### flow/run.sh
#!/bin/bash
# the make line also repeats each setting of config.mk as NAME=value (left out here)
make -C /OpenROAD-flow-scripts/flow DESIGN_CONFIG=/design/flow/config.mk WORK_HOME=/design/flow/orfs CLKGATE_MAP_FILE= finish
### flow/design.v
module  fir(
	input clk,
	input rst_n,			
	input enable,
	input [2:0] tap,		 
	input [15:0] data_in,		
	output [17:0] data_out,		
	output complete
);
localparam
a0 = 16'd1,	 
a1 = 16'd2,
a2 = 16'd2,
a3 = 16'd3,
a4 = 16'd3,
a5 = 16'd3;
reg [15:0] data_reg_0;	 
reg [15:0] data_reg_1;
reg [15:0] data_reg_2;
reg [15:0] data_reg_3;
reg [15:0] data_reg_4;
reg [15:0] data_reg_5;
reg [15:0] multiplication_0;	 
reg [15:0] multiplication_1;
reg [15:0] multiplication_2;
reg [15:0] multiplication_3;
reg [15:0] multiplication_4;
reg [15:0] multiplication_5;
reg [16:0] sum_1;	 
reg [16:0] sum_2;
reg [16:0] sum_3;
reg [17:0] result;  
reg mul_stage, add_stage1, add_stage2, output_stage;	 
always @ (posedge clk or negedge rst_n)
    begin
        if(!rst_n)
        	begin
        		mul_stage <= 1'b0;
        		add_stage1 <= 1'b0;
        		add_stage2 <= 1'b0;
				output_stage <= 1'b0;
        	end
        else
        	begin
        			mul_stage <= enable;
        			add_stage1 <= mul_stage;
        			add_stage2 <= add_stage1;
        			output_stage <= add_stage2;
        	end
    end
always @ (posedge clk or negedge rst_n)
    begin
        if(!rst_n)
        	begin
        		data_reg_0 <= 0;
        		data_reg_1 <= 0;
        		data_reg_2 <= 0;
        		data_reg_3 <= 0;
			data_reg_4 <= 0;
        		data_reg_5 <= 0;
        	end
        else
        	begin
				case (tap)
					3'd2:
					begin
						if (enable) 
							begin
								data_reg_0 <= data_in;
								data_reg_1 <= data_reg_0;
							end
						else 
							begin
								data_reg_0 <= data_reg_0;
								data_reg_1 <= data_reg_1;
							end
					end
					3'd3:
					begin
						if (enable) 
							begin
								data_reg_0 <= data_in;
								data_reg_1 <= data_reg_0;
								data_reg_2 <= data_reg_1;
							end
						else 
							begin
								data_reg_0 <= data_reg_0;
								data_reg_1 <= data_reg_1;
								data_reg_2 <= data_reg_2;
							end
					end
					3'd4:
					begin
						if (enable) 
							begin
								data_reg_0 <= data_in;
								data_reg_1 <= data_reg_0;
								data_reg_2 <= data_reg_1;
								data_reg_3 <= data_reg_2;
							end
						else 
							begin
								data_reg_0 <= data_reg_0;
								data_reg_1 <= data_reg_1;
								data_reg_2 <= data_reg_2;
								data_reg_3 <= data_reg_3;
							end
					end
					3'd5:
					begin
						if (enable) 
							begin
								data_reg_0 <= data_in;
								data_reg_1 <= data_reg_0;
								data_reg_2 <= data_reg_1;
								data_reg_3 <= data_reg_2;
								data_reg_4 <= data_reg_3;
							end
						else 
							begin
								data_reg_0 <= data_reg_0;
								data_reg_1 <= data_reg_1;
								data_reg_2 <= data_reg_2;
								data_reg_3 <= data_reg_3;
								data_reg_4 <= data_reg_4;
							end
					end
					3'd6:
					begin
						if (enable) 
							begin
								data_reg_0 <= data_in;
								data_reg_1 <= data_reg_0;
								data_reg_2 <= data_reg_1;
								data_reg_3 <= data_reg_2;
								data_reg_4 <= data_reg_3;
								data_reg_5 <= data_reg_4;
							end
						else 
							begin
								data_reg_0 <= data_reg_0;
								data_reg_1 <= data_reg_1;
								data_reg_2 <= data_reg_2;
								data_reg_3 <= data_reg_3;
								data_reg_4 <= data_reg_4;
								data_reg_5 <= data_reg_5;
							end
					end
				endcase
        	end
    end
always @ (posedge clk or negedge rst_n)
    begin
        if(!rst_n)
        	begin
        		multiplication_0 <= 0;
        		multiplication_1 <= 0;
        		multiplication_2 <= 0;
        		multiplication_3 <= 0;
			multiplication_4 <= 0;
        		multiplication_5 <= 0;
        	end
        else
        	begin
				case (tap)
					3'd2:
					begin
						if(mul_stage)
							begin
								multiplication_0 <= a0 * data_reg_0;
								multiplication_1 <= a1 * data_reg_1;
							end
						else 
							begin
								multiplication_0 <= multiplication_0;
								multiplication_1 <= multiplication_1;
							end
					end
					3'd3:
					begin
						if(mul_stage)
							begin
								multiplication_0 <= a0 * data_reg_0;
								multiplication_1 <= a1 * data_reg_1;
								multiplication_2 <= a2 * data_reg_2;
							end
						else 
							begin
								multiplication_0 <= multiplication_0;
								multiplication_1 <= multiplication_1;
								multiplication_2 <= multiplication_2;
							end
					end
					3'd4:
					begin
						if(mul_stage)
							begin
								multiplication_0 <= a0 * data_reg_0;
								multiplication_1 <= a1 * data_reg_1;
								multiplication_2 <= a2 * data_reg_2;
								multiplication_3 <= a3 * data_reg_3;
							end
						else 
							begin
								multiplication_0 <= multiplication_0;
								multiplication_1 <= multiplication_1;
								multiplication_2 <= multiplication_2;
								multiplication_3 <= multiplication_3;
							end
					end
					3'd5:
					begin
						if(mul_stage)
							begin
								multiplication_0 <= a0 * data_reg_0;
								multiplication_1 <= a1 * data_reg_1;
								multiplication_2 <= a2 * data_reg_2;
								multiplication_3 <= a3 * data_reg_3;
								multiplication_4 <= a4 * data_reg_4;
							end
						else 
							begin
								multiplication_0 <= multiplication_0;
								multiplication_1 <= multiplication_1;
								multiplication_2 <= multiplication_2;
								multiplication_3 <= multiplication_3;
								multiplication_4 <= multiplication_4;
							end
					end
					3'd6:
					begin
						if(mul_stage)
							begin
								multiplication_0 <= a0 * data_reg_0;
								multiplication_1 <= a1 * data_reg_1;
								multiplication_2 <= a2 * data_reg_2;
								multiplication_3 <= a3 * data_reg_3;
								multiplication_4 <= a4 * data_reg_4;
								multiplication_5 <= a5 * data_reg_5;
							end
						else 
							begin
								multiplication_0 <= multiplication_0;
								multiplication_1 <= multiplication_1;
								multiplication_2 <= multiplication_2;
								multiplication_3 <= multiplication_3;
								multiplication_4 <= multiplication_4;
								multiplication_5 <= multiplication_5;
							end
					end
				endcase
        	end
    end
always @ (posedge clk or negedge rst_n)
    begin
        if(!rst_n)
        	begin
        		sum_1 <= 0;
        		sum_2 <= 0;
			sum_3 <= 0;
        	end
        else
        	begin
				case (tap)
					3'd2:
					begin
						if (add_stage1) 
							begin
								sum_1 <= multiplication_0 + multiplication_1;
								sum_2 <= 0;
							end
						else 
							begin
								sum_1 <= sum_1;
								sum_2 <= sum_2;
							end
					end
					3'd3:
					begin
						if (add_stage1) 
							begin
								sum_1 <= multiplication_0 + multiplication_1;
								sum_2 <= multiplication_2; 
							end
						else 
							begin
								sum_1 <= sum_1;
								sum_2 <= sum_2;
							end
					end
					3'd4:
					begin
						if (add_stage1) 
							begin
								sum_1 <= multiplication_0 + multiplication_1;
								sum_2 <= multiplication_2 + multiplication_3; 
							end
						else 
							begin
								sum_1 <= sum_1;
								sum_2 <= sum_2;
							end
					end
					3'd5:
					begin
						if (add_stage1) 
							begin
								sum_1 <= multiplication_0 + multiplication_1;
								sum_2 <= multiplication_2 + multiplication_3; 
								sum_3 <= multiplication_4;
							end
						else 
							begin
								sum_1 <= sum_1;
								sum_2 <= sum_2;
								sum_3 <= sum_3;
							end
					end
					3'd6:
					begin
						if (add_stage1) 
							begin
								sum_1 <= multiplication_0 + multiplication_1;
								sum_2 <= multiplication_2 + multiplication_3; 
								sum_3 <= multiplication_4 + multiplication_5; 
							end
						else 
							begin
								sum_1 <= sum_1;
								sum_2 <= sum_2;
								sum_3 <= sum_3;
							end
					end
				endcase
        	end
    end
always @ (posedge clk or negedge rst_n)
      begin
          if(!rst_n)
          	begin
          		result <= 0;
          	end
          else
          	begin
				case (tap)
					3'd2:
					begin
						if (add_stage2) 
							begin
								result <= sum_2 + sum_1;
							end
						else 
							begin
								result <= result;
							end
					end
					3'd3:
					begin
						if (add_stage2) 
							begin
								result <= sum_2 + sum_1;
							end
						else 
							begin
								result <= result;
							end
					end
					3'd4:
					begin
						if (add_stage2) 
							begin
								result <= sum_2 + sum_1;
							end
						else 
							begin
								result <= result;
							end
					end
					3'd5:
					begin
						if (add_stage2) 
							begin
								result <= sum_2 + sum_1 + sum_3;
							end
						else 
							begin
								result <= result;
							end
					end
					3'd6:
					begin
						if (add_stage2) 
							begin
								result <= sum_2 + sum_1 + sum_3;
							end
						else 
							begin
								result <= result;
							end
					end
				endcase
          	end
      end
assign data_out = result;	 
assign complete = output_stage;
endmodule
### flow/config.mk
export PLATFORM = sky130hd
export DESIGN_NAME = fir
export DESIGN_NICKNAME = fir
export VERILOG_FILES = /design/flow/design.v
export SDC_FILE = /design/flow/constraint.sdc
export NUM_CORES = 4
export LEC_CHECK = 0
export ABC_AREA = 1
export CAP_MARGIN = 20
export CELL_PAD_IN_SITES_GLOBAL_PLACEMENT = 0
export CORE_MARGIN = 10
export CORE_UTILIZATION = 58
export CTS_CLUSTER_SIZE = 67
export GPL_ROUTABILITY_DRIVEN = 1
export GPL_TIMING_DRIVEN = 1
export MAX_ROUTING_LAYER = met5
export SLEW_MARGIN = 20
### flow/constraint.sdc
create_clock -name core_clock -period 6.52 [get_ports {clk}]
set_input_delay 1.3040 -clock core_clock [delete_from_list [all_inputs] [get_ports {clk}]]
set_output_delay 1.3040 -clock core_clock [all_outputs]
set_load 0.01 [all_outputs]
==> CHANGELOG.md, run 1 <==
### Implementation results

- Status: timing/DRC/antenna clean
- Routed WL: 42.23 mm
- Top logic family: simple AND/OR/NAND/NOR gates
- Fin util: 0.6510
- RSZ-0062 raised after global routing: no
- Setup slack, reg-to-reg: 3200 ps
- Hold-fix buffers, CTS: 0
- CTS H-tree depth: 1
- Total CTS buffers: 28
- CTS root buf: clkbuf_16
- ANT nets after route: 0
- Slowest cell delay on critical path: 930 ps
- Final Non-Filler Cells: 2677
- MUX area fraction: 0.001355
- Clock Skew: 14.56 ps
- Register area: 0.006581 sq mm
- Yosys reg bits: 263
- Die X-Extent: 189.3 microns
- Post-CTS Resized: 0
- Global Route Usage Sum: 0.2370
- Async S/R FF share, synth: 1.000
- Yosys cell types: 40
- Final Setup Violations: 0
- Post-Syn Instances: 2253
- Slew @ Worst Pin: 911.1 ps
- Net count after synthesis: 2405
- Crit path to: data_reg_4[8]
- Synthesis-to-finish area growth: 9.685%
- Tmin final: 3491 ps
- Vias in the first global route: 13770
- Yosys simple share: 0.2736
- Hold_sp: add_stage2
- Reg-to-Reg End: result[14]
- Number of cells in Yosys stat: 2253
- Yosys adder share: 0.1014
- FMAX: 286.4 MHz
- Final WS setup: 3029 ps
- Avg Inst Size Synth: 7.379 sq um
- Dpl hpwl: 32.93 mm
- Final hold violations: 0
- Tool warnings: 30
- WHS Endpoint: output_stage
- Diodes inserted: 0
- Post-CTS setup buffers: 0
- Die H: 189.3 microns
- CP max FO: 32
- Gpl congestion: 0.9463
- Reg-to-reg startpoint: sum_2[0]
- Synth area leader: dfrtp_1
- I/O pin count: 41
- Yosys chip area: 0.01663 sq mm
- Critical Setup Path Class: in -> reg
- CP max-delay cell: nor2_2
- Synth top cell by count: nand2_1
- 1st-iter DRT viols: 1050
- Placed Cells incl. Taps: 2625
- Max Cap Violations: 0
- Final net count: 2429
- Main flop type: dfrtp_1
- Post-DR vias/cell: 5.410
- Placed cell areas: 0.01731 sq mm
- Initial DRT Pass Iterations: 6
- Max-slew violation count: 0
- Cells on Worst Hold Path: 0
- Critical path depth in cells: 6
- Post-Syn Area: 0.01663 sq mm
- Starting Density: 0.5936
- Delay-heaviest family, CP: simple AND/OR/NAND/NOR gates
- Synth Seq Share: 0.3958
- Pre-CTS setup slack: 2491 ps
- Crit path DAT: 3870 ps
- Core ar.: 0.02801 sq mm
- Fin area: 0.01824 sq mm
- CP Buf/Inv Count: 2
- Area share, top type: 0.3958
- DRC violations left: 0
- Total clock sinks: 263
- Critical path startpoint category: input pin
- HP Class: reg -> reg
- Worst-path cell chain: clkdlybuf4s50_1 -> nand2_4 -> inv_2 -> nand2_1 -> nor2_2 -> o21ai_0
- Num rows: 61
- Total congestion overflow: 0
- Initial antenna violation count: 1
- Crit. End Element: register
- Tally of buffers added on design ports: 40
- First-pass GRT wire length: 70.27 mm
- Vias: 14480
- Fillers: 2592
- Max-slew headroom: 0.3919
- Clock latency on the worst-skew pair: 550 ps
- Synth cell count leaders: nand2_1, dfrtp_1, inv_1
- Synth top area cells: dfrtp_1, nand2_1, ha_1
- Clock-pin slew on the worst setup and hold paths: 60 ps
- XOR/XNOR share of the synthesized area: 0.02581
- Pin count of the biggest net entering global routing: 142
- CP Launch Point: tap[2]
- CTS Buffer Depth: 3
- Cells on worst reg2reg path: 23
- Synth warn: 1
- CTS tree: done
- Wire per inst: 15.77 microns
- Die Footprint: 0.03584 sq mm
- CP required: 6900 ps
- Logic area: 0.008850 sq mm
- Fin Hold WS: 391.8 ps
- Compound Share, Synth: 0.1297
- Fin Setup TNS: 0 ps
- EDFF count, synth: 0
- Period utilization: 0.5355
-- routing by layer --
| layer | GRT usage | part of all wire | up-vias | routed length, microns |
|---|---|---|---|---|
| li1 | - | - | 7384 | - |
| met1 | 0.3260 | 0.47 | 6712 | 20020 |
| met2 | 0.3805 | 0.45 | 315 | 18930 |
| met3 | 0.03767 | 0.051 | 69 | 2147 |
| met4 | 0.06380 | 0.026 | 2 | 1117 |
| met5 | 0 | 0.00028 | - | 12 |
-- layout make-up --
class	count	area share
multi-input combinational	1685	0.4853
timing repair buffer	44	0.02456
clock inverter	16	0.007341
sequential	263	0.3609
clock buffer	36	0.04336
inverter	255	0.05262
tap	378	0.02593
==> run 2: changes to the inputs <==
Settings changed: ABC_AREA 1 to 0, CELL_PAD_IN_SITES_DETAIL_PLACEMENT set to 0, CELL_PAD_IN_SITES_GLOBAL_PLACEMENT 0 to unset, CORE_MARGIN 10 to 2, CORE_UTILIZATION 58 to 66, CTS_CLUSTER_SIZE 67 to unset, GPL_ROUTABILITY_DRIVEN 1 to 0, MAX_ROUTING_LAYER met5 to met4, SLEW_MARGIN 20 to 0.
Clock period 6.52 ns to 3.07 ns, I/O delays scaled along.
==> run 2 against run 1 <==
Compared with the run above:
- the layout now fails its checks (setup timing)
- routed wire length is 20% lower
- worst hold slack worse by 360 ps
- final cell count is 31% lower
- via count is 24% lower
- register-to-register slack worse by 3700 ps
- first-iteration DRC count is 37% lower
- critical path depth is 13 higher
- area after synthesis is 10% lower
- die size is 33% lower
- synthesized cell count is 38% lower
- critical endpoint is now result[16]
==> CHANGELOG.md, run 2 <==
### Implementation results

- Status: complete, but fails checks
- Failing layout criteria: setup timing
- Max-slew headroom: 0.4601
- Fin area: 0.01759 sq mm
- ANT nets after route: 0
- Period utilization: 1.179
- Final Non-Filler Cells: 1843
- Yosys simple share: 0.08929
- Routed WL: 33.84 mm
- Total CTS buffers: 28
- Worst-path cell chain: ha_2 -> inv_2 -> fa_2 -> nor2b_2 -> o31a_2 -> o21ai_4 -> nor2b_4 -> xnor2_2 -> ha_4 -> or3_4 -> a311oi_4 -> o31ai_4 -> o41ai_4 -> buf_4 -> o21ai_2 -> xnor2_1 -> nor2_1 -> a21oi_1 -> o21ai_1
- Top logic family: AND-OR/OR-AND gates
- Dpl hpwl: 24.72 mm
- XOR/XNOR share of the synthesized area: 0.05916
- CTS root buf: clkbuf_16
- Number of cells in Yosys stat: 1406
- I/O pin count: 41
- HP Class: in -> async
- Cells on worst reg2reg path: 19
- Synth cell count leaders: dfrtp_1, mux2_2, nand2_1
- Vias in the first global route: 11070
- DRC violations left: 0
- CP max FO: 3
- Core ar.: 0.02243 sq mm
- Fin Setup TNS: -3808 ps
- Avg Inst Size Synth: 10.63 sq um
- Synth warn: 1
- First-pass GRT wire length: 56.03 mm
- Final WS setup: -548.2 ps
- Clock latency on the worst-skew pair: 550 ps
- Net count after synthesis: 1558
- Yosys reg bits: 263
- Yosys adder share: 0.1128
- Fillers: 1537
- Tmin final: 3618 ps
- CP Buf/Inv Count: 2
- Initial DRT Pass Iterations: 5
- Num rows: 55
- Synth Seq Share: 0.4402
- CP required: 3490 ps
- Tool warnings: 31
- Post-Syn Area: 0.01495 sq mm
- EDFF count, synth: 0
- Slew @ Worst Pin: 807.9 ps
- Pin count of the biggest net entering global routing: 77
- M1 WL: 15.32 mm
- Final Setup Violations: 10
- FMAX: 276.4 MHz
- MUX area fraction: 0.1176
- 1st-iter DRT viols: 664
- Synth area leader: dfrtp_1
- Total congestion overflow: 0
- Final net count: 1689
- Placed cell areas: 0.01636 sq mm
- Area share, top type: 0.4402
- Uppermost routed layer: met4
- Hold-fix buffers, CTS: 0
- Compound Share, Synth: 0.1577
- Max Cap Violations: 0
- Wire per inst: 18.36 microns
- CP Launch Point: sum_1[0]
- Delay-heaviest family, CP: AND-OR/OR-AND gates
- Async S/R FF share, synth: 1.000
- CTS H-tree depth: 1
- Fin util: 0.7839
- Vias: 10940
- Crit path DAT: 4040 ps
- Die X-Extent: 154.5 microns
- Crit path to: result[16]
- Reg-to-Reg End: result[16]
- Critical Setup Path Class: reg -> reg
- Diodes inserted: 0
- Die H: 154.5 microns
- RSZ-0062 raised after global routing: yes
- CP max-delay cell: dfrtp_1
- CTS tree: done
- Global Route Usage Sum: 0.2995
- Critical path depth in cells: 19
- Max-slew violation count: 0
- Yosys cell types: 68
- Clock Skew: 10.35 ps
- Crit. End Element: register
- Die Footprint: 0.02387 sq mm
- Clock-pin slew on the worst setup and hold paths: 60 ps
- Post-DR vias/cell: 5.935
- Synthesis-to-finish area growth: 17.61%
- Synth top area cells: dfrtp_1, mux2_2, ha_1
- Critical path startpoint category: register
- Post-Syn Instances: 1406
- Tally of buffers added on design ports: 40
- Main flop type: dfrtp_1
- Reg-to-reg startpoint: sum_1[0]
- Placed Cells incl. Taps: 1784
- Initial antenna violation count: 0
- Wire length on met2: 15.93 mm
- Final hold violations: 0
- Yosys chip area: 0.01495 sq mm
- Setup slack, reg-to-reg: -550 ps
- Met3 WL: 1.446 mm
- Slowest cell delay on critical path: 390 ps
- CTS Buffer Depth: 3
- Total clock sinks: 263
- Starting Density: 0.6665
- Synth top cell by count: dfrtp_1
run 2: per-layer routing:
| metal | global-route usage | up-vias |
|---|---|---|
| met1 | 0.3932 | 5328 |
| li1 | - | 5314 |
| met5 | - | - |
| met2 | 0.4894 | 214 |
| met3 | 0.04343 | 82 |
| met4 | 0.09039 | 0 |
run 2: per-stage QoR:
| stage | setup WS, ps | hold WS [ps] |
|---|---|---|
| floorplan | -279.2 | 318.4 |
| finish | -548.2 | 30.07 |
| CTS | -417.7 | 58.85 |
| global route | -773.2 | 70.18 |
| detailed placement | -504.7 | 382.0 |
| global placement | -425.2 | 379.7 |
run 2: final cells by class:
cell class / instances / area (sq um) / share of cell area
tap: 285 / 356.6 / 0.02028
clock buffer: 39 / 772.0 / 0.04390
clock inverter: 12 / 171.4 / 0.009747
sequential: 263 / 6581 / 0.3742
timing repair buffer: 146 / 1284 / 0.07300
inverter: 39 / 146.4 / 0.008324
multi-input combinational: 1059 / 8274 / 0.4705
run 2: what timing repair did:
item	CTS	global route
pin swaps	9	16
gates cloned	0	0
resized	15	28
endpoints found under the setup margin	11	13
setup buffers	5	3
==> run 3: changes to the inputs <==
Settings changed: ABC_AREA 0 to unset, CELL_PAD_IN_SITES_DETAIL_PLACEMENT 0 to unset, CORE_UTILIZATION 66 to 36, GPL_ROUTABILITY_DRIVEN 0 to unset, GPL_TIMING_DRIVEN 1 to unset, MAX_ROUTING_LAYER met4 to unset, SLEW_MARGIN 0 to 20.
Clock period 3.07 ns to 4.79 ns, I/O delays scaled along.
==> run 3 against run 2 <==
Compared with the run above:
- now clean on timing, DRC and antenna
- synthesized cell count stayed put
- first-iteration DRC count down 20%
- clock skew is 2.8 ps lower
- worst hold slack improved by 350 ps
- critical path type unchanged
- largest cell class unchanged
==> CHANGELOG.md, run 3 <==
### Implementation results

- Cells on Worst Hold Path: 0
- Critical path startpoint category: register
- Fin Hold WS: 381.3 ps
- Dpl hpwl: 25.11 mm
- Synth area leader: dfrtp_1
- Routed WL: 33.17 mm
- Pin count of the biggest net entering global routing: 95
- Post-CTS setup buffers: 0
- CTS tree: done
- Hold_sp: add_stage2
- Final hold violations: 0
- Synth top area cells: dfrtp_1, mux2_2, ha_1
- Gpl congestion: 0.8580
- Hold-fix buffers, CTS: 0
- Avg Inst Size Synth: 10.63 sq um
- Top logic family: AND-OR/OR-AND gates
- Post-CTS Resized: 0
- Initial antenna violation count: 0
- Die Footprint: 0.04318 sq mm
- Final Setup Violations: 0
- HP Class: reg -> reg
- I/O pin count: 41
- Tool warnings: 26
- Starting Density: 0.3654
- Crit path to: result[15]
- Cells on worst reg2reg path: 17
- Clock Skew: 7.595 ps
- DRC violations left: 0
- Final net count: 1599
- Reg-to-Reg End: result[15]
- Synth warn: 1
- Vias: 10350
- CTS Buffer Depth: 3
- Setup slack, reg-to-reg: 640 ps
- Yosys reg bits: 263
- Die H: 207.8 microns
- CP required: 5230 ps
- Tmin final: 4147 ps
- First-pass GRT wire length: 54.99 mm
- Synth top cell by count: dfrtp_1
- EDFF count, synth: 0
- Synth cell count leaders: dfrtp_1, mux2_2, nand2_1
- Global Route Usage Sum: 0.1558
- Yosys adder share: 0.1128
- Core ar.: 0.04092 sq mm
- FMAX: 241.2 MHz
- ANT nets after route: 0
- Delay-heaviest family, CP: AND-OR/OR-AND gates
- Total CTS buffers: 29
- Synth Seq Share: 0.4402
- Fin Setup TNS: 0 ps
- Clock-pin slew on the worst setup and hold paths: 60 ps
- Status: timing/DRC/antenna clean
- CP Launch Point: sum_2[0]
- Max-slew violation count: 0
- Yosys cell types: 68
- Wire per inst: 16.59 microns
- Clock latency on the worst-skew pair: 550 ps
- Async S/R FF share, synth: 1.000
- Yosys simple share: 0.08929
- Period utilization: 0.8657
- Crit path DAT: 4580 ps
- Worst-path cell chain: ha_1 -> inv_1 -> fa_1 -> nor2b_2 -> o31a_2 -> o21ai_1 -> a2111oi_0 -> nor2_1 -> ha_1 -> and3_1 -> a21oi_1 -> o21ai_1 -> o41ai_1 -> o21bai_1 -> xor2_1 -> mux2i_1 -> o21ai_1
- Slowest cell delay on critical path: 550 ps
- Max-slew headroom: 0.3373
- Synthesis-to-finish area growth: 13.30%
- 1st-iter DRT viols: 530
- Area share, top type: 0.4402
- Net count after synthesis: 1558
- Die X-Extent: 207.8 microns
- Number of cells in Yosys stat: 1406
- Post-DR vias/cell: 5.176
- Critical Setup Path Class: reg -> reg
- Yosys chip area: 0.01495 sq mm
- CP max-delay cell: o41ai_1
- Crit. End Element: register
- Slew @ Worst Pin: 991.6 ps
- Compound Share, Synth: 0.1577
- Vias in the first global route: 10340
- Main flop type: dfrtp_1
- Total congestion overflow: 0
- Max Cap Violations: 0
- CP Buf/Inv Count: 1
- Post-Syn Area: 0.01495 sq mm
- WHS Endpoint: output_stage
- Num rows: 74
- CTS H-tree depth: 1
- Tally of buffers added on design ports: 40
- Reg-to-reg startpoint: sum_2[0]
- Initial DRT Pass Iterations: 6
- MUX area fraction: 0.1176
- RSZ-0062 raised after global routing: no
- CTS root buf: clkbuf_16
- Most used cell, CP: o21ai_1
- XOR/XNOR share of the synthesized area: 0.05916
- Diodes inserted: 0
- Critical path depth in cells: 17
- Total clock sinks: 263
- CP max FO: 4
- Post-Syn Instances: 1406
## run 3: per-stage QoR
stage	util	cells	cell area, sq um	setup WS (ps)
final	0.4139	2000	16940	643.2
after global routing	0.4139	2000	16940	244.8
after CTS	0.4134	1998	16920	595.1
after detailed placement	0.3893	1946	15930	624.6
after global placement	0.3893	1946	15930	778.1
after floorplan	-	1406	14950	1211
## run 3: layer usage
layer	wire, microns	part of all wire	global-route usage
met1	15460	0.47	0.2108
met4	1269	0.038	0.06432
met5	0	0	0
met3	1346	0.041	0.02254
met2	15100	0.46	0.2503
## run 3: cell type report
| cell class | instances | area (sq um) |
|---|---|---|
| clock buffers | 41 | 820.8 |
| clock inverters | 11 | 165.2 |
| fillers | 3950 | 23980 |
| inverters | 39 | 146.4 |
| multi-input cells | 1059 | 8023 |
| flip-flops and latches | 263 | 6581 |
| well taps | 532 | 665.6 |
| repair buffers | 55 | 538.0 |
==> run 4: changes to the inputs <==
Settings changed: CAP_MARGIN 20 to 25, CORE_UTILIZATION 36 to 40, MAX_ROUTING_LAYER set to met4, SETUP_SLACK_MARGIN set to -0.05.
Clock period 4.79 ns to 4.0 ns, I/O delays scaled along.
==> run 4 against run 3 <==
Compared with the run above:
- count of clock-buffer cells in the layout up 4
- via count fell by 0.36%
- still clean on timing, DRC and antenna
- non-clock buffer count increased by 7
- first-iteration DRC count shrank 5.7%
==> CHANGELOG.md, run 4 <==
### Implementation results

- Yosys cell types: 68
- Area share, top type: 0.4402
- CP max FO: 4
- EDFF count, synth: 0
- Avg Inst Size Synth: 10.63 sq um
- Gpl congestion: 0.8764
- Worst-path cell chain: ha_1 -> nor2b_2 -> o31a_2 -> o21ai_2 -> nor2b_4 -> xnor2_1 -> ha_1 -> or3_1 -> a311oi_4 -> o31ai_4 -> o41ai_4 -> o21bai_1 -> xnor2_1 -> nor2_1 -> a21oi_1 -> o21ai_1
- Vias in the first global route: 10260
- Synth top area cells: dfrtp_1, mux2_2, ha_1
- Crit path to: result[14]
- Die X-Extent: 197.3 microns
- Post-Syn Area: 0.01495 sq mm
- Fin Hold WS: 241.0 ps
- Net count after synthesis: 1558
- Final hold violations: 0
- Starting Density: 0.4074
- First-pass GRT wire length: 54.16 mm
- Top logic family: AND-OR/OR-AND gates
- Clock Skew: 37.35 ps
- Placed cell areas: 0.01594 sq mm
- Critical Setup Path Class: reg -> reg
- Yosys chip area: 0.01495 sq mm
- Main flop type: dfrtp_1
- Num rows: 70
- Clock-pin slew on the worst setup and hold paths: 60 ps
- Vias: 10310
- Crit path DAT: 4270 ps
- CTS Buffer Depth: 3
- Total clock sinks: 263
- Delay-heaviest family, CP: AND-OR/OR-AND gates
- Status: timing/DRC/antenna clean
- Synthesis-to-finish area growth: 13.31%
- MUX area fraction: 0.1176
- I/O pin count: 41
- Initial DRT Pass Iterations: 5
- DRC violations left: 0
- Slowest cell delay on critical path: 380 ps
- Tmin final: 3804 ps
- CP required: 4470 ps
- Tool warnings: 26
- Async S/R FF share, synth: 1.000
- Max-slew headroom: 0.4502
- Wire per inst: 16.78 microns
- Die H: 197.3 microns
- Fin Setup TNS: 0 ps
- Cells on worst reg2reg path: 16
- CP max-delay cell: dfrtp_1
- Routed WL: 32.63 mm
- Synth top cell by count: dfrtp_1
- Yosys reg bits: 263
- Final Setup Violations: 0
- Initial antenna violation count: 0
- Max Cap Violations: 0
- Critical path depth in cells: 16
- Reg-to-reg startpoint: sum_1[2]
- Slew @ Worst Pin: 822.7 ps
- Synth Seq Share: 0.4402
- Yosys simple share: 0.08929
- Pin count of the biggest net entering global routing: 88
- Compound Share, Synth: 0.1577
- Fin area: 0.01694 sq mm
- CTS H-tree depth: 1
- Final WS setup: 195.9 ps
- Max-slew violation count: 0
- Hold-fix buffers, CTS: 0
- CTS tree: done
- Total congestion overflow: 0
- CP Buf/Inv Count: 0
- Clock latency on the worst-skew pair: 590 ps
- Tally of buffers added on design ports: 40
- Crit. End Element: register
- CP Launch Point: sum_1[2]
- Total CTS buffers: 30
- Synth area leader: dfrtp_1
- Critical path startpoint category: register
- Yosys adder share: 0.1128
- Number of cells in Yosys stat: 1406
- Final net count: 1607
- Synth warn: 1
- Diodes inserted: 0
- ANT nets after route: 0
- XOR/XNOR share of the synthesized area: 0.05916
- Die Footprint: 0.03894 sq mm
- Reg-to-Reg End: result[14]
- Setup slack, reg-to-reg: 200 ps
- Period utilization: 0.9510
- Post-Syn Instances: 1406
- Post-DR vias/cell: 5.303
- Pre-CTS setup slack: -75.41 ps
- Dpl hpwl: 24.92 mm
- HP Class: in -> async
- CTS root buf: clkbuf_16
- Core ar.: 0.03670 sq mm
- Global Route Usage Sum: 0.1784
- FMAX: 262.9 MHz
- 1st-iter DRT viols: 500
- Synth cell count leaders: dfrtp_1, mux2_2, nand2_1
[run 4: timing repair]
item / 4_1_cts / 5_1_grt
setup endpoints to repair: 0 / 6
hold endpoints to repair: 0 / 0
setup buffers: 0 / 1
gates resized: 0 / 11
[run 4: routing by layer]
metal	up-vias	part of all wire	track usage	wire length, microns
met5	-	0	-	0
met4	0	0.030	0.06182	977
met3	52	0.029	0.02288	954
met2	144	0.46	0.2825	14930
met1	4985	0.48	0.2367	15770
li1	5133	-	-	-
[run 4: metrics by stage]
step                utilization  instances
finish                   0.4616       1945
global route             0.4616       1945
floorplan                     -       1406
detailed placement       0.4343       1890
CTS                      0.4600       1944
global placement         0.4341       1889
[run 4: final cells by class]
| type | count | area, sq um |
|---|---|---|
| clock inverters | 9 | 76.32 |
| clock buffers | 45 | 867.1 |
| well taps | 468 | 585.6 |
| inverters | 39 | 146.4 |
| flip-flops and latches | 263 | 6581 |
| repair buffers | 62 | 608.1 |
| fillers | 3396 | 19760 |
| multi-input cells | 1059 | 8077 |
==> run 5: changes to the inputs <==
Settings changed: ABC_AREA set to 1, CAP_MARGIN 25 to 20, CELL_PAD_IN_SITES_DETAIL_PLACEMENT set to 1, CELL_PAD_IN_SITES_GLOBAL_PLACEMENT set to 1, CORE_ASPECT_RATIO set to 1.3, CORE_UTILIZATION 40 to 46, GPL_TIMING_DRIVEN set to 1, MAX_ROUTING_LAYER met4 to met5, MIN_ROUTING_LAYER set to met2, PLACE_DENSITY_LB_ADDON set to 0.29, SETUP_SLACK_MARGIN -0.05 to unset, SLEW_MARGIN 20 to 15.
Clock period 4.0 ns to 4.72 ns, I/O delays scaled along.
==> run 5 against run 4 <==
Compared with the run above:
- still clean
- first-iteration DRC count rose to 6.3 times the previous value
- final cell count increased by 44%
- via count grew 110%
- setup slack improved by 1000 ps
- die size decreased by 3.2%
- worst hold slack gained 130 ps
- clock skew down 8.1 ps
- count of clock-buffer cells in the layout fell by 5
- non-clock buffer count decreased by 12
==> CHANGELOG.md, run 5 <==
### Implementation results

- Status: timing/DRC/antenna clean
- M1 WL: 0 microns
- FMAX: 287.4 MHz
- Net count after synthesis: 2405
- CTS Buffer Depth: 3
- Period utilization: 0.7372
- Wire per inst: 18.68 microns
- CP max-delay cell: fa_1
- Routed WL: 52.17 mm
- CTS root buf: clkbuf_16
- Initial DRT Pass Iterations: 6
- Final hold violations: 0
- Fillers: 4550
- Final net count: 2436
- Synthesis-to-finish area growth: 11.01%
- Fin Setup TNS: 0 ps
- Yosys simple share: 0.2736
- Post-Syn Area: 0.01663 sq mm
- Yosys cell types: 40
- Delay-heaviest family, CP: simple AND/OR/NAND/NOR gates
- Vias: 21270
- Yosys chip area: 0.01663 sq mm
- Synth top area cells: dfrtp_1, nand2_1, ha_1
- Critical path depth in cells: 25
- Max Cap Violations: 0
- Uppermost routed layer: met5
- DRC violations left: 0
- Pin count of the biggest net entering global routing: 108
- Slew @ Worst Pin: 873.7 ps
- Critical path startpoint category: register
- Yosys reg bits: 263
- Top logic family: simple AND/OR/NAND/NOR gates
- Total congestion overflow: 0
- Area share, top type: 0.3958
- Max-slew violation count: 0
- Clock latency on the worst-skew pair: 610 ps
- Tally of buffers added on design ports: 40
- Post-CTS setup buffers: 0
- Total clock sinks: 263
- Placed Cells incl. Taps: 2738
- Vias in the first global route: 23200
- Post-Syn Instances: 2253
- Yosys adder share: 0.1014
- Die Footprint: 0.03769 sq mm
- Crit. End Element: register
- ANT nets after route: 0
- CP Launch Point: sum_2[0]
- Clock Skew: 29.30 ps
- Clock-pin slew on the worst setup and hold paths: 60 ps
- Hold-fix buffers, CTS: 0
- Crit path to: result[17]
- Reg-to-Reg End: result[17]
- Cells on worst reg2reg path: 25
- Global Route Usage Sum: 0.4210
- CP required: 5210 ps
- Initial antenna violation count: 0
- RSZ-0062 raised after global routing: no
- CTS H-tree depth: 1
- 1st-iter DRT viols: 3172
- Logic area: 0.008845 sq mm
- Slowest cell delay on critical path: 410 ps
- CP Buf/Inv Count: 3
- Avg Inst Size Synth: 7.379 sq um
- Gpl congestion: 0.9168
- Core ar.: 0.03568 sq mm
- Async S/R FF share, synth: 1.000
- Setup slack, reg-to-reg: 1240 ps
- Synth area leader: dfrtp_1
- Reg-to-reg startpoint: sum_2[0]
- Number of cells in Yosys stat: 2253
- Synth top cell by count: nand2_1
- Synth Seq Share: 0.3958
- Post-DR vias/cell: 7.619
- Synth warn: 1
- MUX area fraction: 0.001355
- Final Non-Filler Cells: 2792
- First-pass GRT wire length: 83.08 mm
- Critical Setup Path Class: reg -> reg
- I/O pin count: 41
- Die X-Extent: 170.7 microns
- Starting Density: 0.4659
- Die H: 220.8 microns
- Max-slew headroom: 0.4162
- HP Class: in -> async
- Register area: 0.006581 sq mm
- Num rows: 79
- Tmin final: 3480 ps
- Compound Share, Synth: 0.1297
- Synth cell count leaders: nand2_1, dfrtp_1, inv_1
- Crit path DAT: 3970 ps
- Tool warnings: 28
- CTS tree: done
- Most used cell, CP: nand2_1
- Diodes inserted: 0
- Post-CTS Resized: 0
- Final Setup Violations: 0
- Met3 WL: 18.96 mm
- EDFF count, synth: 0
- CP max FO: 5
- Wire length on met2: 28.69 mm
- XOR/XNOR share of the synthesized area: 0.02581
- Total CTS buffers: 29
- Main flop type: dfrtp_1
- Dpl hpwl: 39.75 mm
## run 5: layout make-up
type,count,area share
Clock inverter,13,0.007593
Multi-Input combinational cell,1685,0.4792
Inverter,255,0.05200
Sequential cell,263,0.3566
Tap cell,486,0.03295
Clock buffer,40,0.04427
Timing Repair Buffer,50,0.02739
## run 5: routing by layer
metal,track usage,vias to the layer above
met5,0.05534,-
met4,0.06667,9
met3,0.5010,494
met2,0.5659,5772
met1,-,7691
li1,-,7307
## run 5: stage by stage
| stage | hold WS [ps] | utilization | area (sq um) | setup slack, ps |
|---|---|---|---|---|
| floorplan | 372.5 | - | 16630 | 1966 |
| global placement | 420.0 | 0.4898 | 17480 | 1408 |
| detailed placement | 432.5 | 0.4898 | 17480 | 1301 |
| CTS | 444.9 | 0.5167 | 18440 | 1269 |
| global route | 467.9 | 0.5172 | 18460 | 887.5 |
| finish | 376.0 | 0.5172 | 18460 | 1240 |
==> run 6: changes to the inputs <==
Settings changed: ABC_AREA 1 to 0, CAP_MARGIN 20 to 0, CELL_PAD_IN_SITES_DETAIL_PLACEMENT 1 to 0, CELL_PAD_IN_SITES_GLOBAL_PLACEMENT 1 to unset, CORE_ASPECT_RATIO 1.3 to unset, CORE_UTILIZATION 46 to 72, CTS_CLUSTER_DIAMETER set to 96, GPL_ROUTABILITY_DRIVEN set to 0, MAX_ROUTING_LAYER met5 to met4, MIN_ROUTING_LAYER met2 to unset, PLACE_DENSITY set to 0.65, PLACE_DENSITY_LB_ADDON 0.29 to unset, SETUP_SLACK_MARGIN set to 0.57, SLEW_MARGIN 15 to 0, TNS_END_PERCENT set to 80.
Clock period 4.72 ns to 5.31 ns, I/O delays scaled along.
==> run 6 against run 5 <==
Compared with the run above:
- die size down 42%
- utilization up 29 points
- register-to-register slack got worse by 60 ps
- clock skew fell by 16 ps
- setup slack worse by 62 ps
- routed wire length down 37%
- count of clock-buffer cells in the layout unchanged
- area after synthesis down 10%
- synthesized cell count fell by 38%
- first-iteration DRC count decreased by 78%
- critical path type unchanged
- highest routed layer is now met4
==> CHANGELOG.md, run 6 <==
### Implementation results

- Die Footprint: 0.02194 sq mm
- Slowest cell delay on critical path: 510 ps
- Synth area leader: dfrtp_1
- Initial antenna violation count: 0
- Total congestion overflow: 0
- Crit. End Element: register
- 1st-iter DRT viols: 692
- Post-Syn Instances: 1406
- XOR/XNOR share of the synthesized area: 0.05916
- Diodes inserted: 0
- Slew @ Worst Pin: 1004 ps
- Fillers: 1271
- Yosys chip area: 0.01495 sq mm
- CP required: 5690 ps
- Post-CTS setup buffers: 0
- Synth cell count leaders: dfrtp_1, mux2_2, nand2_1
- Top logic family: AND-OR/OR-AND gates
- Async S/R FF share, synth: 1.000
- CTS H-tree depth: 1
- Final Setup Violations: 0
- Crit path to: result[13]
- Area share, top type: 0.4402
- Dpl hpwl: 24.10 mm
- Wire per inst: 19.08 microns
- Total clock sinks: 263
- Main flop type: dfrtp_1
- Max-slew violation count: 0
- Post-Syn Area: 0.01495 sq mm
- Period utilization: 0.7781
- Global Route Usage Sum: 0.3204
- Avg Inst Size Synth: 10.63 sq um
- Synth top area cells: dfrtp_1, mux2_2, ha_1
- Clock Skew: 12.93 ps
- Crit path DAT: 4510 ps
- HP Class: reg -> reg
- Setup slack, reg-to-reg: 1180 ps
- Synth warn: 1
- Cells on Worst Hold Path: 0
- CP Buf/Inv Count: 1
- Yosys cell types: 68
- Synth Seq Share: 0.4402
- Yosys simple share: 0.08929
- Max-slew headroom: 0.3291
- Post-CTS Resized: 0
- Pin count of the biggest net entering global routing: 125
- Number of cells in Yosys stat: 1406
- Core ar.: 0.02030 sq mm
- Post-DR vias/cell: 6.133
- CTS tree: done
- Final hold violations: 0
- Reg-to-reg startpoint: sum_1[0]
- FMAX: 242.0 MHz
- RSZ-0062 raised after global routing: no
- Hold-fix buffers, CTS: 0
- DRC violations left: 0
- Starting Density: 0.7366
- CTS root buf: clkbuf_16
- Critical Setup Path Class: reg -> reg
- CP max FO: 4
- Critical path startpoint category: register
- Routed WL: 32.93 mm
- Fin Hold WS: 382.5 ps
- CP max-delay cell: a2111oi_0
- Yosys adder share: 0.1128
- First-pass GRT wire length: 54.70 mm
- Hold_sp: add_stage2
- CP Launch Point: sum_1[0]
- Max Cap Violations: 0
- Initial DRT Pass Iterations: 5
- Yosys reg bits: 263
- Status: timing/DRC/antenna clean
- Tmin final: 4132 ps
- I/O pin count: 41
- ANT nets after route: 0
- Tool warnings: 30
- Clock latency on the worst-skew pair: 540 ps
- Critical path depth in cells: 17
- Worst-path cell chain: ha_1 -> inv_1 -> fa_1 -> nor2b_2 -> o31a_2 -> o21ai_1 -> a2111oi_0 -> nor2_1 -> ha_1 -> and3_1 -> a21oi_1 -> o21ai_1 -> o41ai_1 -> o21bai_1 -> xor2_1 -> mux2i_1 -> o21ai_0
- Cells on worst reg2reg path: 17
- Num rows: 52
- CTS Buffer Depth: 3
- Synthesis-to-finish area growth: 10.10%
- Net count after synthesis: 1558
- Die H: 148.1 microns
- Clock-pin slew on the worst setup and hold paths: 60 ps
- Tally of buffers added on design ports: 40
- Synth top cell by count: dfrtp_1
- Die X-Extent: 148.1 microns
- Compound Share, Synth: 0.1577
- Fin util: 0.8110
- EDFF count, synth: 0
- Reg-to-Reg End: result[13]
- MUX area fraction: 0.1176
- Vias in the first global route: 10590
- Total CTS buffers: 27
- WHS Endpoint: output_stage
- Vias: 10590
- Delay-heaviest family, CP: AND-OR/OR-AND gates
- Final net count: 1592
- Fin Setup TNS: 0 ps
run 6: final cells by class:
| class | count | area [sq um] | share of cell area |
|---|---|---|---|
| Tap cell | 270 | 337.8 | 0.02052 |
| Clock buffer | 40 | 824.5 | 0.05009 |
| Timing Repair Buffer | 50 | 493.0 | 0.02995 |
| Sequential cell | 263 | 6581 | 0.3998 |
| Clock inverter | 5 | 56.30 | 0.003420 |
| Multi-Input combinational cell | 1059 | 8023 | 0.4873 |
| Inverter | 39 | 146.4 | 0.008893 |
run 6: through the flow:
stage	worst slack, ps	cells	cell area [sq um]
final	1178	1726	16460
after global routing	854.9	1726	16460
after CTS	1219	1726	16460
after detailed placement	1252	1681	15580
after global placement	1338	1681	15580
after floorplan	1731	1406	14950
run 6: layer usage:
metal | vias up | track usage | share of wire
met3 | 62 | 0.04264 | 0.042
met2 | 227 | 0.5215 | 0.48
met1 | 5178 | 0.4261 | 0.45
met5 | - | - | 0
li1 | 5119 | - | -
met4 | 0 | 0.09762 | 0.031
==> run 7: changes to the inputs <==
Settings changed: ABC_AREA 0 to unset, CAP_MARGIN 0 to 20, CELL_PAD_IN_SITES_DETAIL_PLACEMENT 0 to unset, CORE_UTILIZATION 72 to 40, CTS_CLUSTER_DIAMETER 96 to unset, GPL_ROUTABILITY_DRIVEN 0 to unset, GPL_TIMING_DRIVEN 1 to unset, MAX_ROUTING_LAYER met4 to unset, PLACE_DENSITY 0.65 to unset, SETUP_SLACK_MARGIN 0.57 to 0.55, SLEW_MARGIN 0 to 20, TNS_END_PERCENT 80 to unset.
Clock period 5.31 ns to 3.89 ns, I/O delays scaled along.
==> run 7 against run 6 <==
Compared with the run above:
- die size rose by 78%
- setup slack got worse by 850 ps
- final cell count rose by 14%
- design area rose by 5.9%
- still clean
- synthesized cell count did not move
- highest routed layer unchanged
- sequential cell count did not move
- clock skew rose by 21 ps
- critical path depth rose by 3
==> CHANGELOG.md, run 7 <==
### Implementation results

- Yosys cell types: 68
- Crit path DAT: 4010 ps
- Avg Inst Size Synth: 10.63 sq um
- I/O pin count: 41
- Hold-fix buffers, CTS: 0
- Status: timing/DRC/antenna clean
- Final net count: 1631
- Delay-heaviest family, CP: AND-OR/OR-AND gates
- Cells on worst reg2reg path: 20
- XOR/XNOR share of the synthesized area: 0.05916
- 1st-iter DRT viols: 431
- Critical path startpoint category: register
- CP max FO: 3
- Max Cap Violations: 0
- CTS tree: done
- Worst-path cell chain: ha_2 -> inv_2 -> fa_2 -> nor2b_2 -> o31a_2 -> buf_6 -> o211ai_2 -> nand2_2 -> a211oi_2 -> nor2_2 -> ha_4 -> and3_4 -> a21oi_4 -> o31ai_4 -> o41ai_4 -> o21ai_1 -> xnor2_1 -> nor2_1 -> a21oi_1 -> o21ai_1
- Tally of buffers added on design ports: 40
- Compound Share, Synth: 0.1577
- Number of cells in Yosys stat: 1406
- Yosys reg bits: 263
- Area share, top type: 0.4402
- Fillers: 3311
- Total CTS buffers: 29
- Clock latency on the worst-skew pair: 580 ps
- Initial antenna violation count: 0
- Fin Setup TNS: 0 ps
- CTS H-tree depth: 1
- Gpl congestion: 0.8161
- Pre-CTS setup slack: 129.1 ps
- Register area: 0.006581 sq mm
- Die X-Extent: 197.3 microns
- FMAX: 280.7 MHz
- Yosys chip area: 0.01495 sq mm
- Pin count of the biggest net entering global routing: 107
- CP Buf/Inv Count: 2
- Final WS setup: 327.4 ps
- HP Class: in -> async
- Final Setup Violations: 0
- Net count after synthesis: 1558
- Synth warn: 1
- Top logic family: AND-OR/OR-AND gates
- Diodes inserted: 0
- Critical Setup Path Class: reg -> reg
- Clock Skew: 33.82 ps
- RSZ-0062 raised after global routing: yes
- Yosys simple share: 0.08929
- CTS Buffer Depth: 3
- Wire per inst: 16.94 microns
- Synth top cell by count: dfrtp_1
- Total congestion overflow: 0
- Top Usage Layer GRT: met2
- Logic area: 0.008349 sq mm
- Met3 usage: 0.02220
- Placed Cells incl. Taps: 1888
- Synthesis-to-finish area growth: 16.61%
- Synth cell count leaders: dfrtp_1, mux2_2, nand2_1
- Period utilization: 0.9158
- Vias: 10400
- Tool warnings: 31
- GRT met1 Usage: 0.2428
- Slew @ Worst Pin: 775.0 ps
- Routed WL: 33.37 mm
- Slowest cell delay on critical path: 390 ps
- Reg-to-Reg End: result[16]
- Placed cell areas: 0.01595 sq mm
- Final Non-Filler Cells: 1970
- ANT nets after route: 0
- Die H: 197.3 microns
- Max-slew violation count: 0
- Critical path depth in cells: 20
- Fin area: 0.01744 sq mm
- Core ar.: 0.03670 sq mm
- Met2 GRT Util: 0.2847
- Reg-to-reg startpoint: sum_1[0]
- CP max-delay cell: dfrtp_1
- Post-DR vias/cell: 5.279
- Most used cell, CP: o21ai_1
- First-pass GRT wire length: 54.87 mm
- Tmin final: 3563 ps
- Main flop type: dfrtp_1
- Clock-pin slew on the worst setup and hold paths: 60 ps
- Fin util: 0.4751
- Fin Hold WS: 159.5 ps
- Vias in the first global route: 10350
- Synth area leader: dfrtp_1
- Total clock sinks: 263
- Initial DRT Pass Iterations: 5
- Yosys adder share: 0.1128
- Dpl hpwl: 24.60 mm
- Synth top area cells: dfrtp_1, mux2_2, ha_1
- Global Route Usage Sum: 0.1750
- Crit. End Element: register
- Starting Density: 0.4074
- Setup slack, reg-to-reg: 330 ps
- DRC violations left: 0
- Die Footprint: 0.03894 sq mm
- CP Launch Point: sum_1[0]
- Final hold violations: 0
- CP required: 4340 ps
- CTS root buf: clkbuf_16
- Max-slew headroom: 0.4821
- MUX area fraction: 0.1176
- EDFF count, synth: 0
- Post-Syn Area: 0.01495 sq mm
- Async S/R FF share, synth: 1.000
- Post-Syn Instances: 1406
- Crit path to: result[16]
- Num rows: 70
- Synth Seq Share: 0.4402
-- run 7: per-layer routing --
layer,vias to the layer above,share of wire
met1,4989,0.48
met4,0,0.032
li1,5204,-
met3,54,0.031
met2,152,0.45
met5,-,0
-- run 7: area by class of cell --
cell class	count	share of cell area
multi-input cells	1059	0.4789
inverters	39	0.008396
clock buffers	40	0.04916
well taps	468	0.03358
flip-flops and latches	263	0.3775
repair buffers	87	0.04535
clock inverters	14	0.007176
-- run 7: what timing repair did --
| action | CTS | global route |
|---|---|---|
| endpoints found under the setup margin | 8 | 10 |
| resized | 25 | 27 |
| pin swaps | 20 | 23 |
| buffers inserted | 13 | 15 |
| cloned | 0 | 0 |
==> run 8: changes to the inputs <==
Settings changed: ABC_AREA set to 1, CORE_UTILIZATION 40 to 72, CTS_CLUSTER_SIZE set to 25, PLACE_DENSITY_LB_ADDON set to 0.16, SETUP_SLACK_MARGIN 0.55 to -0.26.
Clock period 3.89 ns to 2.68 ns, I/O delays scaled along.
==> run 8 against run 7 <==
Compared with the run above:
- the layout now fails its checks (setup timing)
- maximum frequency rose by 16%
- critical endpoint is now result[13]
- clock skew fell by 20 ps
- area after synthesis up 11%
==> CHANGELOG.md, run 8 <==
### Implementation results

- CTS root buf: clkbuf_16
- Fin Hold WS: 460.7 ps
- Final WS setup: -393.3 ps
- Max Cap Violations: 0
- Reg-to-reg startpoint: sum_1[0]
- Total clock sinks: 263
- Synth Seq Share: 0.3958
- CP max FO: 5
- EDFF count, synth: 0
- CP Launch Point: sum_1[0]
- Diodes inserted: 0
- Synthesis-to-finish area growth: 17.24%
- Clock-pin slew on the worst setup and hold paths: 70 ps
- Main flop type: dfrtp_1
- Num rows: 55
- Placed cell areas: 0.01799 sq mm
- Final net count: 2535
- Yosys simple share: 0.2736
- Pin count of the biggest net entering global routing: 72
- Vias in the first global route: 16010
- CTS Buffer Depth: 3
- Clock latency on the worst-skew pair: 580 ps
- Cells on Worst Hold Path: 0
- Status: complete, but fails checks
- Register area: 0.006581 sq mm
- Hold_sp: mul_stage
- Fin util: 0.8610
- XOR/XNOR share of the synthesized area: 0.02581
- DRC violations left: 0
- Crit. End Element: register
- Global Route Usage Sum: 0.4116
- Critical Setup Path Class: reg -> reg
- Most used cell, CP: nand2_1
- Synth cell count leaders: nand2_1, dfrtp_1, inv_1
- Reg-to-Reg End: result[13]
- Routed WL: 52.57 mm
- Slowest cell delay on critical path: 380 ps
- Die X-Extent: 156.0 microns
- Worst-path cell chain: ha_2 -> inv_1 -> fa_2 -> inv_2 -> nand3_1 -> nand2_1 -> buf_4 -> xor2_2 -> ha_4 -> nand2_1 -> nand2_1 -> inv_1 -> nand2_1 -> buf_4 -> nand2_1 -> nand3b_1 -> nand3_1 -> nand2_1 -> nand2_1 -> nand2_1
- Initial antenna violation count: 0
- Failing layout criteria: setup timing
- Top logic family: simple AND/OR/NAND/NOR gates
- Period utilization: 1.147
- Die H: 156.0 microns
- CP required: 3140 ps
- Tally of buffers added on design ports: 40
- Tmin final: 3073 ps
- Avg Inst Size Synth: 7.379 sq um
- Synth warn: 1
- MUX area fraction: 0.001355
- Total congestion overflow: 0
- Fin area: 0.01949 sq mm
- Critical path depth in cells: 20
- Number of cells in Yosys stat: 2253
- Net count after synthesis: 2405
- Max-slew violation count: 0
- Wire per inst: 19.56 microns
- First-pass GRT wire length: 79.55 mm
- Final hold violations: 0
- Slew @ Worst Pin: 596.9 ps
- CTS tree: done
- Compound Share, Synth: 0.1297
- I/O pin count: 41
- Dpl hpwl: 34.46 mm
- CP Buf/Inv Count: 5
- Synth area leader: dfrtp_1
- Yosys chip area: 0.01663 sq mm
- Setup slack, reg-to-reg: -390 ps
- Yosys cell types: 40
- WHS Endpoint: add_stage1
- Tool warnings: 27
- Vias: 17010
- Synth top cell by count: nand2_1
- Total CTS buffers: 27
- Gpl congestion: 0.9554
- Max-slew headroom: 0.6020
- Cells on worst reg2reg path: 20
- Fin Setup TNS: -4402 ps
- FMAX: 325.4 MHz
- Post-Syn Instances: 2253
- Post-DR vias/cell: 6.328
- 1st-iter DRT viols: 1928
- Fillers: 1245
- CTS H-tree depth: 1
- Synth top area cells: dfrtp_1, nand2_1, ha_1
- Yosys adder share: 0.1014
- Initial DRT Pass Iterations: 8
- Die Footprint: 0.02432 sq mm
- Area share, top type: 0.3958
- ANT nets after route: 0
- Crit path to: result[13]
- Core ar.: 0.02264 sq mm
- HP Class: reg -> reg
- Delay-heaviest family, CP: simple AND/OR/NAND/NOR gates
- Yosys reg bits: 263
- Logic area: 0.009345 sq mm
- CP max-delay cell: fa_2
- Crit path DAT: 3530 ps
- Starting Density: 0.7343
- Async S/R FF share, synth: 1.000
- Clock Skew: 13.38 ps
- Final Setup Violations: 15
- Critical path startpoint category: register
- RSZ-0062 raised after global routing: yes
- Post-Syn Area: 0.01663 sq mm
[run 8: metal layers]
metal / share of wire / GRT usage / vias to the layer above
met5: 0 / 0 / -
met4: 0.072 / 0.2106 / 0
met3: 0.092 / 0.05917 / 341
met2: 0.47 / 0.7042 / 1182
met1: 0.37 / 0.5117 / 7920
li1: - / - / 7568
[run 8: final cells by class]
type / count / share of cell area
multi-input cells: 1685 / 0.4794
flip-flops and latches: 263 / 0.3376
repair buffers: 151 / 0.06624
inverters: 255 / 0.04923
clock buffers: 35 / 0.03877
well taps: 285 / 0.01829
clock inverters: 14 / 0.01040
[run 8: what timing repair did]
action                                 CTS  global route
endpoints found under the hold margin   65             0
hold buffers                             1             0
gates resized                           12            78
pin swaps                                1            26
setup endpoints to repair               11            14
setup buffers                            0             5
[run 8: stage by stage]
step	std cells	setup WS [ps]
6_report	2688	-393.3
5_1_grt	2688	-542.5
2_1_floorplan	2253	-73.94
3_5_place_dp	2634	-310.5
4_1_cts	2684	-256.6
3_3_place_gp	2634	-147.6
==> run 9: changes to the inputs <==
Settings changed: ABC_AREA 1 to unset, CORE_UTILIZATION 72 to 44, CTS_CLUSTER_SIZE 25 to unset, PLACE_DENSITY_LB_ADDON 0.16 to unset, SETUP_SLACK_MARGIN -0.26 to unset.
Clock period 2.68 ns to 1.82 ns, I/O delays scaled along.
==> run 9 against run 8 <==
Compared with the run above:
- still fails the layout checks on setup timing
- clock skew is 5.3 ps higher
- first-iteration DRC count is 82% lower
- final cell count is 16% lower
- largest cell class unchanged
- utilization is 24 points lower
- non-clock buffer count is 242 higher
- global-route usage is 20 points lower
==> CHANGELOG.md, run 9 <==
### Implementation results

- Post-Syn Area: 0.01495 sq mm
- Synth top cell by count: dfrtp_1
- Vias in the first global route: 11890
- MUX area fraction: 0.1176
- Core ar.: 0.03353 sq mm
- Post-DR vias/cell: 5.155
- Reg-to-Reg End: result[14]
- CTS H-tree depth: 1
- XOR/XNOR share of the synthesized area: 0.05916
- Net count after synthesis: 1558
- Synth warn: 1
- Post-Syn Instances: 1406
- Tally of buffers added on design ports: 40
- Delay-heaviest family, CP: AND-OR/OR-AND gates
- Initial DRT Pass Iterations: 5
- I/O pin count: 41
- Die X-Extent: 188.3 microns
- Clock-pin slew on the worst setup and hold paths: 60 ps
- Cells on worst reg2reg path: 18
- Synth Seq Share: 0.4402
- Max Cap Violations: 0
- Final Setup Violations: 80
- Pin count of the biggest net entering global routing: 43
- Final WS setup: -1742 ps
- Yosys simple share: 0.08929
- Total CTS buffers: 30
- Vias: 11640
- Main flop type: dfrtp_1
- Compound Share, Synth: 0.1577
- Diodes inserted: 0
- CP max FO: 3
- Global Route Usage Sum: 0.2123
- Final hold violations: 0
- Initial antenna violation count: 0
- Worst-path cell chain: ha_2 -> inv_2 -> fa_2 -> nor2b_2 -> o31a_4 -> o21ai_4 -> nor2b_4 -> xnor2_2 -> ha_4 -> or3_4 -> a311oi_4 -> o31ai_4 -> o41ai_4 -> o21bai_1 -> xnor2_1 -> nor2_1 -> a21oi_1 -> o21ai_1
- Async S/R FF share, synth: 1.000
- Setup slack, reg-to-reg: -1740 ps
- Crit path to: result[14]
- Slowest cell delay on critical path: 390 ps
- DRC violations left: 0
- Clock latency on the worst-skew pair: 560 ps
- Number of cells in Yosys stat: 1406
- Wire per inst: 16.57 microns
- Yosys cell types: 68
- CTS Buffer Depth: 3
- Yosys adder share: 0.1128
- CP required: 2260 ps
- Status: complete, but fails checks
- Total clock sinks: 263
- Die H: 188.3 microns
- Final net count: 1938
- Failing layout criteria: setup timing
- Total congestion overflow: 0
- Fillers: 2688
- Synth cell count leaders: dfrtp_1, mux2_2, nand2_1
- First-pass GRT wire length: 61.12 mm
- Routed WL: 37.41 mm
- Die Footprint: 0.03547 sq mm
- Slew @ Worst Pin: 545.8 ps
- Top logic family: AND-OR/OR-AND gates
- Synth area leader: dfrtp_1
- Gpl congestion: 0.8582
- Period utilization: 1.957
- Critical path startpoint category: register
- CP max-delay cell: dfrtp_1
- Tmin final: 3562 ps
- FMAX: 280.7 MHz
- Dpl hpwl: 27.75 mm
- Reg-to-reg startpoint: sum_2[0]
- Crit path DAT: 4000 ps
- Area share, top type: 0.4402
- Critical path depth in cells: 18
- CTS root buf: clkbuf_16
- ANT nets after route: 0
- Yosys reg bits: 263
- Crit. End Element: register
- CP Buf/Inv Count: 1
- CTS tree: done
- Synth top area cells: dfrtp_1, mux2_2, ha_1
- Synthesis-to-finish area growth: 40.19%
- Critical Setup Path Class: reg -> reg
- Avg Inst Size Synth: 10.63 sq um
- Max-slew violation count: 0
- Tool warnings: 29
- Yosys chip area: 0.01495 sq mm
- Max-slew headroom: 0.6361
- HP Class: in -> async
- Fin Hold WS: 301.7 ps
- EDFF count, synth: 0
- CP Launch Point: sum_2[0]
- 1st-iter DRT viols: 348
- Clock Skew: 18.63 ps
- RSZ-0062 raised after global routing: yes
- Starting Density: 0.4459
- Num rows: 67
==> run 9: area by class of cell <==
type                    count  area (sq um)  share of cell area
clock buffers              50         937.1             0.04471
clock inverters             6         32.53            0.001552
inverters                  39         146.4            0.006984
multi-input cells        1059          9286              0.4430
flip-flops and latches    263          6584              0.3141
well taps                 448         560.5             0.02674
repair buffers            393          3415              0.1629
==> run 9: what timing repair did <==
| action | 4_1_cts | 5_1_grt |
|---|---|---|
| setup buffers | 52 | 28 |
| hold endpoints to repair | 33 | 0 |
| setup endpoints to repair | 88 | 96 |
| pin swaps | 126 | 115 |
| gates resized | 168 | 95 |
| hold buffers | 1 | 0 |
==> run 9: layer usage <==
metal | wire, microns | vias to the layer above | part of all wire | GRT usage
li1 | - | 5812 | - | -
met1 | 17180 | 5632 | 0.46 | 0.2837
met2 | 17930 | 137 | 0.48 | 0.3625
met3 | 1149 | 59 | 0.031 | 0.02794
met4 | 1146 | 0 | 0.031 | 0.06010
met5 | 0 | - | 0 | 0
==> run 9: stage by stage <==
step	TNS (ps)	setup slack [ps]	util	instances	area (sq um)
floorplan	-26690	-1529	-	1406	15240
global placement	-90430	-1676	0.5513	2149	18490
detailed placement	-91630	-1836	0.5513	2149	18490
CTS	-43230	-1727	0.6087	2247	20410
global route	-54800	-2001	0.6251	2258	20960
finish	-44910	-1742	0.6251	2258	20960
